==> inputs of delta <==
Design comp_mult_top, start of the top module:
module comp_mult_top #(
parameter NO_MULT   = 4     ,  
parameter APB_BADDR = 0     ,  
parameter SYS_AW    = 16    ,  
parameter REG_DW    = 16       
)(
input                    clk         ,  
input                    rst_n       ,  
input      [ SYS_AW-1:0] apb_paddr   ,  
input                    apb_psel    ,  
input                    apb_penable ,  
input                    apb_pwrite  ,  
input      [REG_DW -1:0] apb_pwdata  ,  
output                   apb_pready  ,  
output reg [REG_DW -1:0] apb_prdata  ,  
output reg               apb_pslverr ,  
output reg               mem_ce      ,  
output reg               mem_we      ,  
output reg [SYS_AW -1:0] mem_addr    ,  
output reg [     8 -1:0] mem_wr_data ,  
input      [     8 -1:0] mem_rd_data    
);
localparam DWIDTH = 8 ;
localparam IDLE   = 2'b00;  
localparam RD_OPS = 2'b01;  
localparam WORK   = 2'b10;  
localparam WR_RES = 2'b11;  
reg  [       REG_DW -1:0] op1_addr      ;  
reg  [       REG_DW -1:0] op2_addr      ;  
reg  [       REG_DW -1:0] res_addr      ;  
reg  [       REG_DW -1:0] no_op         ;  
reg  [       REG_DW -1:0] cfg_start     ;  
reg  [       REG_DW -1:0] sts_stop      ;  
wire                      wr_op1_addr   ;  
wire                      wr_op2_addr   ;  
wire                      wr_res_addr   ;  
wire                      wr_no_op      ;  
wire                      wr_cfg_start  ;  
wire                      wr_sts_stop   ;  
wire                      rd_sts_stop   ;  
wire                      rd_sts_state  ;  
wire                      sel_regs      ;  
reg                       op_val        ;  
wire                      op_rdy        ;  
wire [   2*2*DWIDTH -1:0] op_data       ;  
wire                      res_val       ;  
reg                       res_rdy       ;  
wire [2*2*(DWIDTH+1)-1:0] res_data      ;  
  ...
==> flow/config.mk <==
export PLATFORM = sky130hd
export DESIGN_NAME = comp_mult_top
export DESIGN_NICKNAME = comp_mult_top
export VERILOG_FILES = /design/flow/design.v
export SDC_FILE = /design/flow/constraint.sdc
export NUM_CORES = 4
export LEC_CHECK = 0
export ABC_AREA = 1
export CAP_MARGIN = 20
export CELL_PAD_IN_SITES_DETAIL_PLACEMENT = 2
export CELL_PAD_IN_SITES_GLOBAL_PLACEMENT = 2
export CORE_ASPECT_RATIO = 1.06
export CORE_MARGIN = 9
export CORE_UTILIZATION = 40
export CTS_CLUSTER_SIZE = 88
export GPL_TIMING_DRIVEN = 0
export MAX_ROUTING_LAYER = met5
export MIN_ROUTING_LAYER = met1
export SLEW_MARGIN = 20
==> flow/constraint.sdc <==
create_clock -name core_clock -period 6.94 [get_ports {clk}]
set_input_delay 1.3880 -clock core_clock [delete_from_list [all_inputs] [get_ports {clk}]]
set_output_delay 1.3880 -clock core_clock [all_outputs]
set_load 0.01 [all_outputs]
run.sh (not shown) runs the stock make flow with config.mk's settings and CLKGATE_MAP_FILE=.
==> garnet (differences from delta) <==
Settings changed: ABC_AREA 1 to not set, CELL_PAD_IN_SITES_DETAIL_PLACEMENT 2 to not set, CELL_PAD_IN_SITES_GLOBAL_PLACEMENT 2 to not set, CORE_ASPECT_RATIO 1.06 to not set, CORE_MARGIN 9 to 2, CORE_UTILIZATION 40 to 16, CTS_CLUSTER_SIZE 88 to not set, GPL_TIMING_DRIVEN 0 to not set, MIN_ROUTING_LAYER met1 to met2, PLACE_DENSITY_LB_ADDON set to 0.21, SLEW_MARGIN 20 to 15.
==> flow/constraint.sdc (replaced) <==
create_clock -name core_clock -period 10.0 [get_ports {clk}]
set_input_delay 2.0000 -clock core_clock [delete_from_list [all_inputs] [get_ports {clk}]]
set_output_delay 2.0000 -clock core_clock [all_outputs]
set_load 0.01 [all_outputs]
==> run notes <==
Quick summary of the implementation run below.

The flow did not finish. The flow stopped in global routing (5_1_grt). The first error in the log reads "[ERROR DPL-0033] detailed placement checks failed during check placement". The area fraction in compound gates came out at between 10% and 20%.

The simple logic cell fraction of the synthesized area is between 20% and 30%. The routability-driven placement congestion ratio came out at between 0.9 and 1. The post-placement cell area is 25300 um^2.

The post-CTS setup buffer count is 121. The cell row count is 90. The number of gates resized after CTS came out at 329. The cell area after synthesis is 23200 um^2. The estimated wirelength of the detail-placed design is 76400 um. After floorplanning, the die was sized to cover 66900 um^2.

By area the synthesized netlist is led by sky130_fd_sc_hd__dfrtp_1 20%, sky130_fd_sc_hd__nand2_1 13%, sky130_fd_sc_hd__fa_1 13%. The share of the synthesized netlist area taken by xor and xnor gates is 5.44%.
[end of results for delta]
==> run notes <==
Main metrics from the flow reports.

The flow ran to the end and the layout has no timing, DRC or antenna violations. The area fraction in compound gates came out at 14.5%. The number of gates resized after CTS came out at 0.

The share of the synthesized netlist area taken by xor and xnor gates is 10.3%. For reference, the top cells by area after synthesis are sky130_fd_sc_hd__dfrtp_1 21%, sky130_fd_sc_hd__fa_1 14%, sky130_fd_sc_hd__ha_1 13%. The area enclosed by the die boundary is 137000 um^2. The final weighted congestion recorded by global placement is 0.831.

The cell row count came out at about 130. The placement-stage cell area is 24500 um^2. The post-CTS setup buffer count came out at 0.
[end of results for garnet]

* * *

==> try-harbor <==
comp_mult_top again, from the RTL that the note above started with.
Settings: LEC_CHECK=0, ABC_AREA=1, CAP_MARGIN=25, CORE_MARGIN=8, CORE_UTILIZATION=45, CTS_CLUSTER_DIAMETER=227, CTS_CLUSTER_SIZE=98, GPL_ROUTABILITY_DRIVEN=0, GPL_TIMING_DRIVEN=1, HOLD_SLACK_MARGIN=0.19, PLACE_DENSITY_LB_ADDON=0.3, SLEW_MARGIN=20, TNS_END_PERCENT=20; clock period 9.98 ns.
==> inputs of try-tundra, as changes to try-harbor <==
Settings changed: ABC_AREA 1 to 0, CAP_MARGIN 25 to 10, CELL_PAD_IN_SITES_DETAIL_PLACEMENT set to 1, CORE_MARGIN 8 to 7, CORE_UTILIZATION 45 to 41, CTS_CLUSTER_DIAMETER 227 to unset, CTS_CLUSTER_SIZE 98 to 40, GPL_ROUTABILITY_DRIVEN 0 to 1, MAX_ROUTING_LAYER set to met4, PLACE_DENSITY set to 0.59, PLACE_DENSITY_LB_ADDON 0.3 to unset, SETUP_SLACK_MARGIN set to 0.67, TNS_END_PERCENT 20 to unset.
==> results.cfg <==
; physical design summary
[synthesis]
simple_gate_area_share_pct = 16.5

[floorplan]
initial_core_util_pct = 41.6

[grt]
grt_use_met2_pct = 39.0

[layout]
final_area_um2 = 23800

[worst_setup_path]
critPathSlowestCell = or4b_2

[power]
seq_power_share_pct = 29.0

[run_status]
outcome = no timing/DRC/antenna violations
-- figures above: try-tundra

==> results.cfg <==
; physical design summary
[run_status]
outcome = no timing/DRC/antenna violations

[synthesis]
simple_gate_area_share_pct = 26.8
async_flop_share_pct = 100

[layout]
n_fill_cell = 5188
final_area_um2 = 25300

[placed_design]
dp_hpwl_mm = 51.7

[power]
top_power_group = registers

[worst_setup_path]
cp_common_cell = inv_1
critPathSlowestCell = clkdlybuf4s50_1

[floorplan]
initial_core_util_pct = 45.4
-- figures above: try-harbor


* * *

==> job 2009: inputs <==
Starting RTL as in the previous note.
export LEC_CHECK = 0
export CAP_MARGIN = 15
export CELL_PAD_IN_SITES_GLOBAL_PLACEMENT = 0
export CORE_MARGIN = 2
export CORE_UTILIZATION = 57
export CTS_CLUSTER_DIAMETER = 334
export CTS_CLUSTER_SIZE = 100
export PLACE_DENSITY = 0.89
export SLEW_MARGIN = 20
export TNS_END_PERCENT = 10
create_clock -name core_clock -period 10.0 [get_ports {clk}]
==> inputs of job 735, as changes to job 2009 <==
CAP_MARGIN = 20   (was 15)
CELL_PAD_IN_SITES_GLOBAL_PLACEMENT = default   (was 0)
CORE_UTILIZATION = 64   (was 57)
CTS_CLUSTER_DIAMETER = default   (was 334)
CTS_CLUSTER_SIZE = default   (was 100)
PLACE_DENSITY = default   (was 0.89)
SETUP_SLACK_MARGIN = 2.27   (was default)
TNS_END_PERCENT = default   (was 10)
==> flow/constraint.sdc (replaced) <==
create_clock -name core_clock -period 8.42 [get_ports {clk}]
set_input_delay 1.6840 -clock core_clock [delete_from_list [all_inputs] [get_ports {clk}]]
set_output_delay 1.6840 -clock core_clock [all_outputs]
set_load 0.01 [all_outputs]
==> inputs of job 3369, as changes to job 2009 <==
CAP_MARGIN = 20   (was 15)
CELL_PAD_IN_SITES_GLOBAL_PLACEMENT = default   (was 0)
CORE_UTILIZATION = 66   (was 57)
CTS_CLUSTER_DIAMETER = 36   (was 334)
CTS_CLUSTER_SIZE = default   (was 100)
PLACE_DENSITY = default   (was 0.89)
SETUP_SLACK_MARGIN = -0.73   (was default)
TNS_END_PERCENT = default   (was 10)
==> flow/constraint.sdc (replaced) <==
create_clock -name core_clock -period 7.3 [get_ports {clk}]
set_input_delay 1.4600 -clock core_clock [delete_from_list [all_inputs] [get_ports {clk}]]
set_output_delay 1.4600 -clock core_clock [all_outputs]
set_load 0.01 [all_outputs]
==> ci_impl_report.md <==
## Synthesis and layout report

| Metric | Value |
|---|---|
| # fillers | `2,269` |
| Fp util | `0.674` |
| Cell Pwr Density | `152 nW/µm²` |
| Non-filler cells, final | `3,135` |
| Fin crit period | `7.95 ns` |
| Status | `finished with violations` |
| Post-CTS Setup Inserts | `2` |
| Clk slew on worst S/H paths | `0.07 ns` |
| Clk ins delay skew pair | `0.47 ns` |
| Worst Max-Slew Pin Slew | `1.01 ns` |
| Pin count of the biggest net entering global routing | `75` |
| Finish-stage setup viols | `13` |
| Layout check failures | `setup timing` |
| Total power | `3.79 mW` |
| Chip area | `33,900 µm²` |
| WL met3 | `3220 µm` |
| Setup WS post-layout | `-0.648 ns` |
-- figures above: job 3369

==> ci_impl_report.md <==
## Synthesis and layout report

| Metric | Value |
|---|---|
| Cell Pwr Density | `108 nW/µm²` |
| Clk ins delay skew pair | `0.47 ns` |
| Clk slew on worst S/H paths | `0.08 ns` |
| Fp util | `0.581` |
| Fin crit period | `9.40 ns` |
| Sink Count | `184` |
| # fillers | `2,876` |
| Finish-stage setup viols | `0` |
| Reg2reg start | `data_reg[0]` |
| Non-filler cells, final | `3,023` |
| Setup WS post-layout | `0.602 ns` |
| WL met3 | `4180 µm` |
| Total leakage power | `11.5 nW` |
| Pin count of the biggest net entering global routing | `84` |
| Post-CTS Setup Inserts | `0` |
| Chip area | `39,100 µm²` |
| Status | `no timing/DRC/antenna violations` |
-- figures above: job 2009

==> ci_impl_report.md <==
## Synthesis and layout report

| Metric | Value |
|---|---|
| Fin crit period | `7.71 ns` |
| WL met3 | `3270 µm` |
| # fillers | `2,374` |
| Clk slew on worst S/H paths | `0.07 ns` |
| Post-CTS Setup Inserts | `28` |
| Setup WS post-layout | `0.708 ns` |
| Total power | `3.42 mW` |
| Chip area | `34,900 µm²` |
| Fp util | `0.654` |
| Clk ins delay skew pair | `0.46 ns` |
| Status | `no timing/DRC/antenna violations` |
-- figures above: job 735

No activity file was given, so power comes from the tool's default toggle rates.
